// ALU
module ALU (
    input  logic clk,
    input  logic rst_n,
    input  logic [5:0] alu_op,
    input  logic word,
    input  logic [15:0] a,
    input  logic [15:0] b,
    input  logic cf_in,
    input  logic [4:0] shift_cnt,
    output logic [15:0] result
);
    logic [15:0] a_in, b_in;
    parameter ADD = 6'b000000;
    parameter SUB = 6'b000001;
    parameter CMP = 6'b000010;
    parameter INC = 6'b000011;
    parameter DEC = 6'b000100;
    parameter NEG = 6'b000101;
    parameter AND = 6'b000110;
    parameter OR = 6'b000111;
    parameter XOR = 6'b001000;
    parameter NOT = 6'b001001;
    parameter TEST = 6'b001010;
    parameter SHL = 6'b001011;
    parameter SHR = 6'b001100;
    parameter SAR = 6'b001101;
    parameter ROL = 6'b001110;
    parameter ROR = 6'b001111;
    parameter RCL = 6'b010000;
    parameter RCR = 6'b010001;
    parameter MUL = 6'b010010;
    parameter IMUL = 6'b010011;
    parameter DIV = 6'b010100;
    parameter IDIV = 6'b010101;
    always @(posedge clk or negedge rst_n) begin
        if (!rst_n) begin
            a_in <= 0;
            b_in <= 0;
        end else begin
            case(alu_op)
                ADD: begin
                    result <= a + b;
                end
                SUB: begin
                    result <= a - b;
                end
                CMP: begin
                    result <= a - b;
                end
                INC: begin
                    result <= a + 1;
                end
                DEC: begin
                    result <= a - 1;
                end
                NEG: begin
                    result <= 0 - a;
                end
                AND: begin
                    result <= a & b;
                end
                OR: begin
                    result <= a | b;
                end
                XOR: begin
                    result <= a ^ b;
                end
                NOT: begin
                    result <= ~a;
                end
                TEST: begin
                    result <= a & b;
                end
                SHL: begin
                    result <= a << shift_cnt;
                end
                SHR: begin
  ...
For scale: roughly 63 I/O pins, ~0.016 mm^2 of cells after synthesis.
Settings: LEC_CHECK=0, CAP_MARGIN=20, CELL_PAD_IN_SITES_GLOBAL_PLACEMENT=2, CORE_ASPECT_RATIO=0.5, CORE_MARGIN=2, CORE_UTILIZATION=29, CTS_CLUSTER_DIAMETER=397, CTS_CLUSTER_SIZE=98, HOLD_SLACK_MARGIN=-0.06, SLEW_MARGIN=20; clock period 100.0 ns.
run.sh (not shown) runs the stock make flow with config.mk's settings and CLKGATE_MAP_FILE=.
Change:
==> flow/config.mk (replaced) <==
export PLATFORM = sky130hd
export DESIGN_NAME = ALU
export DESIGN_NICKNAME = ALU
export VERILOG_FILES = /design/flow/design.v
export SDC_FILE = /design/flow/constraint.sdc
export NUM_CORES = 4
export LEC_CHECK = 0
export CAP_MARGIN = 20
export CORE_MARGIN = 2
export CORE_UTILIZATION = 40
export CTS_CLUSTER_DIAMETER = 332
export CTS_CLUSTER_SIZE = 100
export PLACE_DENSITY = 0.89
export SLEW_MARGIN = 20
Flip-flop count stays the same. Routed wire length drops by 24%. Die area drops by 27%. Via count is higher by 4.7%.

---

== build 30 ==
Starting RTL as in the previous note.
Settings: LEC_CHECK=0, ABC_AREA=1, CAP_MARGIN=20, CORE_ASPECT_RATIO=0.92, CORE_MARGIN=2, CORE_UTILIZATION=72, CTS_CLUSTER_DIAMETER=219, CTS_CLUSTER_SIZE=83, GPL_TIMING_DRIVEN=1, MAX_ROUTING_LAYER=met5, PLACE_DENSITY=0.35, SETUP_SLACK_MARGIN=2.92, SLEW_MARGIN=20; clock period 29.6 ns.
The log for build 30 ends in 5_1_grt with error GRT-0232, so the run never completed.
Inputs modified between build 30 and build 2:
Settings: TNS_END_PERCENT newly set to 5; CORE_ASPECT_RATIO removed (was 0.92); PLACE_DENSITY removed (was 0.35); SETUP_SLACK_MARGIN removed (was 2.92); MAX_ROUTING_LAYER removed (was met5); CORE_UTILIZATION changed from 72 to 63; GPL_TIMING_DRIVEN removed (was 1); CTS_CLUSTER_DIAMETER removed (was 219); CTS_CLUSTER_SIZE removed (was 83); ABC_AREA removed (was 1); the clock period (ns, I/O delays scaled along) changed from 29.6 to 29.3.
Results
- Build 2 did not finish; a tool error ended it in 5_1_grt.
- Post-synthesis adder-cell area fraction in build 2 is 0.35 points above build 30.
- Per the comparison of build 2 with build 30, number of buffers added for setup after CTS -about 36%, placed cell count has increased.
- When build 2 is set beside build 30, its synthesized chip area reported by yosys turns out to be 190 µm² smaller.
- Across both runs, synthesized cell area was lower for build 2 than for build 30.
- The synthesized-area fraction occupied by xor and xnor cells in build 2 was higher than what build 30 gave.
- In the metrics for build 30 and build 2, the one carrying the lower multiplexer share of the synthesized area is build 30.
- Synthesized cell count sits lower in build 2 than in build 30.
- Looking at setup slack after placement, build 2 sits below build 30.
- The count of instances resized after the clock tree is built of build 2 is lower than that of build 30.
> inputs changed (build 2 -> build 73)
Settings: SETUP_SLACK_MARGIN newly set to -2.0; CORE_UTILIZATION changed from 63 to 68; TNS_END_PERCENT removed (was 5).
Notes after the runs:
- Looking only at setup slack at placement, and setting everything else aside, the lower value of build 73 and build 2 goes to build 73.
- Reported for build 73 and build 2, gate count of the mapped netlist turned out identical to the last digit.
- The higher last weighted congestion value of the routability-driven placer of build 73 and build 2 is in build 73.
- Build 73 never completed, since it errored out during 5_1_grt.
- Going from build 2 to build 73, floorplan die width shrinks by about 3.7%.
- As far as area of the mapped netlist goes, build 73 and build 2 are indistinguishable; the numbers are identical.
--- input diff build 73..build 83 ---
Settings: changing CORE_UTILIZATION from 68 to 40; removing SETUP_SLACK_MARGIN (formerly -2.0); changing the clock period (ns, I/O delays scaled along) from 29.3 to 100.0.
Findings:
Build 83 was carried through to the last stage, and its layout satisfied the timing, design-rule and antenna checks.
Compared with build 73, build 83 improves worst setup slack before clock tree synthesis.
| post-CTS setup repair buffer count | build 83 vs build 73 | 2 lower |
Summary of build 83 over build 73: initial core utilization -29 points; synthesis area per yosys ~0 delta.

---

ALU again, from the RTL that the note above started with.
export LEC_CHECK = 0
export ABC_AREA = 1
export CAP_MARGIN = 20
export CELL_PAD_IN_SITES_DETAIL_PLACEMENT = 2
export CELL_PAD_IN_SITES_GLOBAL_PLACEMENT = 1
export CORE_ASPECT_RATIO = 0.57
export CORE_MARGIN = 2
export CORE_UTILIZATION = 40
export MAX_ROUTING_LAYER = met4
export MIN_ROUTING_LAYER = met2
export SETUP_SLACK_MARGIN = 5.0
export SLEW_MARGIN = 20
create_clock -name core_clock -period 31.5 [get_ports {clk}]
The first run aborted during 4_1_cts, error DPL-0033.
Then changed:
==> flow/config.mk (replaced) <==
export PLATFORM = sky130hd
export DESIGN_NAME = ALU
export DESIGN_NICKNAME = ALU
export VERILOG_FILES = /design/flow/design.v
export SDC_FILE = /design/flow/constraint.sdc
export NUM_CORES = 4
export LEC_CHECK = 0
export CAP_MARGIN = 20
export CORE_MARGIN = 2
export CORE_UTILIZATION = 57
export SLEW_MARGIN = 20
==> flow/constraint.sdc (replaced) <==
create_clock -name core_clock -period 34.3 [get_ports {clk}]
set_input_delay 6.8600 -clock core_clock [delete_from_list [all_inputs] [get_ports {clk}]]
set_output_delay 6.8600 -clock core_clock [all_outputs]
set_load 0.01 [all_outputs]
- Now the flow passed the timing, design-rule and antenna checks
- synthesized cell count goes down by about a fifth
- synthesized area goes down slightly
- die area goes down by a quarter to a third
